## alpha
==> flow/design.v (excerpt) <==
module array_mult_top (
    input             clk,
    input      [15:0] a,
    input      [15:0] b,
    output reg [31:0] p
);
export LEC_CHECK = 0
export ABC_AREA = 1
export CAP_MARGIN = 20
export CORE_MARGIN = 2
export CORE_UTILIZATION = 53
export CTS_CLUSTER_DIAMETER = 322
export CTS_CLUSTER_SIZE = 100
export GPL_TIMING_DRIVEN = 0
export PLACE_DENSITY = 0.6
export SLEW_MARGIN = 20
export TNS_END_PERCENT = 20
create_clock -name core_clock -period 20.0 [get_ports {clk}]
run.sh (not shown) runs the stock make flow with config.mk's settings and CLKGATE_MAP_FILE=.
Inputs modified between alpha and beta:
- CORE_UTILIZATION changed from 53 to 40
- ABC_AREA removed (was 1)
- CTS_CLUSTER_SIZE changed from 100 to 65
- CELL_PAD_IN_SITES_DETAIL_PLACEMENT newly set to 2
- TNS_END_PERCENT removed (was 20)
- MAX_ROUTING_LAYER newly set to met4
- SLEW_MARGIN changed from 20 to 5
- GPL_TIMING_DRIVEN removed (was 0)
- CTS_CLUSTER_DIAMETER removed (was 322)
- CELL_PAD_IN_SITES_GLOBAL_PLACEMENT newly set to 1
Notes after the runs:
beta: full flow OK, the timing, DRC and antenna checks passed
For the number of clock buffer instances in the layout, beta came in 2 higher than alpha did.
Going from alpha to beta, final core utilization went down, filler-free cell count of the finished design went down by 237, routed wire length increased by about 8% relative to the old numbers, growth of design area from synthesis to finish lower.
beta ends up with a first-iteration DRC count that is about 70% lower than in alpha.
beta does worse than alpha on post-DP HPWL.
Changes observed in beta relative to alpha: post-synth net total now sits lower, flip-flop and latch share of the layout cell area saw an increase.
diff inputs: beta => gamma
- CTS_CLUSTER_SIZE: 65 -> 53
- SETUP_SLACK_MARGIN: unset -> 0.73
- SLEW_MARGIN: 5 -> 30
[summary]
- On final period utilization: between gamma and beta, it ends up lower for gamma.
- Cell area, gamma vs beta: up slightly
- gamma vs. beta: total wirelength of the detailed-routed design went up by about 7.5%.
- Signed area change from the synthesized netlist to the final layout in gamma vs beta: up 1.9 points
- The final reports for gamma and beta show register-to-register slack higher in the former.
Relative to gamma, the following input files were edited for delta:
- setting TNS_END_PERCENT to 20 for the first time
- setting CORE_ASPECT_RATIO to 0.5 for the first time
- removing MAX_ROUTING_LAYER (formerly met4)
- removing CELL_PAD_IN_SITES_DETAIL_PLACEMENT (formerly 2)
- removing CELL_PAD_IN_SITES_GLOBAL_PLACEMENT (formerly 1)
- setting GPL_TIMING_DRIVEN to 1 for the first time
- setting ABC_AREA to 1 for the first time
- changing CORE_UTILIZATION from 40 to 53
- setting CTS_CLUSTER_DIAMETER to 74 for the first time
- changing SLEW_MARGIN from 30 to 20
- removing SETUP_SLACK_MARGIN (formerly 0.73)
- changing CTS_CLUSTER_SIZE from 53 to 100
Results

Starting RTL as in the previous note.
make LEC_CHECK=0 CAP_MARGIN=20 CORE_MARGIN=2 CORE_UTILIZATION=72 PLACE_DENSITY_LB_ADDON=0.01 SETUP_SLACK_MARGIN=4.62 SLEW_MARGIN=20 TNS_END_PERCENT=40 finish   # period 16.1 ns
The starting point completed and failed the layout checks on negative setup slack.
Next try:
--- a/flow/config.mk
+++ b/flow/config.mk
@@ -9,6 +9,4 @@
 export CORE_MARGIN = 2
-export CORE_UTILIZATION = 72
-export PLACE_DENSITY_LB_ADDON = 0.01
-export SETUP_SLACK_MARGIN = 4.62
+export CORE_UTILIZATION = 18
+export PLACE_DENSITY = 0.6
 export SLEW_MARGIN = 20
-export TNS_END_PERCENT = 40
==> flow/constraint.sdc (replaced) <==
create_clock -name core_clock -period 24.6 [get_ports {clk}]
set_input_delay 4.9200 -clock core_clock [delete_from_list [all_inputs] [get_ports {clk}]]
set_output_delay 4.9200 -clock core_clock [all_outputs]
set_load 0.01 [all_outputs]
With this change the flow completed with no timing, DRC or antenna violations.
Synthesized area does not change.
Clock skew climbs by 0.0039 ns.
Next try:
--- a/flow/config.mk
+++ b/flow/config.mk
@@ -9,3 +9,3 @@
 export CORE_MARGIN = 2
-export CORE_UTILIZATION = 18
+export CORE_UTILIZATION = 40
 export PLACE_DENSITY = 0.6
==> flow/constraint.sdc (replaced) <==
create_clock -name core_clock -period 19.6 [get_ports {clk}]
set_input_delay 3.9200 -clock core_clock [delete_from_list [all_inputs] [get_ports {clk}]]
set_output_delay 3.9200 -clock core_clock [all_outputs]
set_load 0.01 [all_outputs]
The new run finished with timing, DRC and antenna clean.
Synthesized cell count does not change.
Routed wire length fell by about 10%.
Via count rose by about 2.4%.
Register-to-register slack degrades by 4.1 ns.
Design area rose by about 0.8%.
Area after synthesis stays the same.
Worst setup slack degrades by 4.1 ns.
Utilization rose by 26 points.
Critical path depth rose by 2.
Next try:
--- a/flow/config.mk
+++ b/flow/config.mk
@@ -9,3 +9,3 @@
 export CORE_MARGIN = 2
-export CORE_UTILIZATION = 40
+export CORE_UTILIZATION = 55
 export PLACE_DENSITY = 0.6
- flip-flop count is unchanged
- fmax is lower slightly
- via count stays flat
- non-clock buffer count is higher by 3
Next try:
--- a/flow/config.mk
+++ b/flow/config.mk
@@ -7,5 +7,6 @@
 export LEC_CHECK = 0
+export ABC_AREA = 1
 export CAP_MARGIN = 20
 export CORE_MARGIN = 2
-export CORE_UTILIZATION = 55
+export CORE_UTILIZATION = 72
 export PLACE_DENSITY = 0.6
==> flow/constraint.sdc (replaced) <==
create_clock -name core_clock -period 18.9 [get_ports {clk}]
set_input_delay 3.7800 -clock core_clock [delete_from_list [all_inputs] [get_ports {clk}]]
set_output_delay 3.7800 -clock core_clock [all_outputs]
set_load 0.01 [all_outputs]
What happened: This time the run finished but fails on negative setup slack. Global-route usage is higher by 8.9 points. Via count is higher by 20%. Core utilization is higher by 16 points. Die size is lower by 17%. Design area is higher by 2.8%. Setup slack got worse by 0.46 ns. Count of clock-buffer cells in the layout is higher by 5. Maximum frequency is higher by 1.3%.
Next try:
--- a/flow/config.mk
+++ b/flow/config.mk
@@ -7,7 +7,6 @@
 export LEC_CHECK = 0
-export ABC_AREA = 1
 export CAP_MARGIN = 20
 export CORE_MARGIN = 2
-export CORE_UTILIZATION = 72
-export PLACE_DENSITY = 0.6
+export CORE_UTILIZATION = 71
+export PLACE_DENSITY_LB_ADDON = 0.01
 export SLEW_MARGIN = 20
==> flow/constraint.sdc (replaced) <==
create_clock -name core_clock -period 16.1 [get_ports {clk}]
set_input_delay 3.2200 -clock core_clock [delete_from_list [all_inputs] [get_ports {clk}]]
set_output_delay 3.2200 -clock core_clock [all_outputs]
set_load 0.01 [all_outputs]
After rerunning: The changed run ran to the end with violations: negative setup slack. Synthesized area shrinks by 7.5%. Final area shrinks by 2.1%. Global-route usage is about the same. Register-to-register slack loses 2.8 ns. Setup slack loses 2.8 ns. Fmax stays flat. Clock skew shrinks by 0.0034 ns. Utilization grows by 2.8 points. Cell count shrinks by 20%.
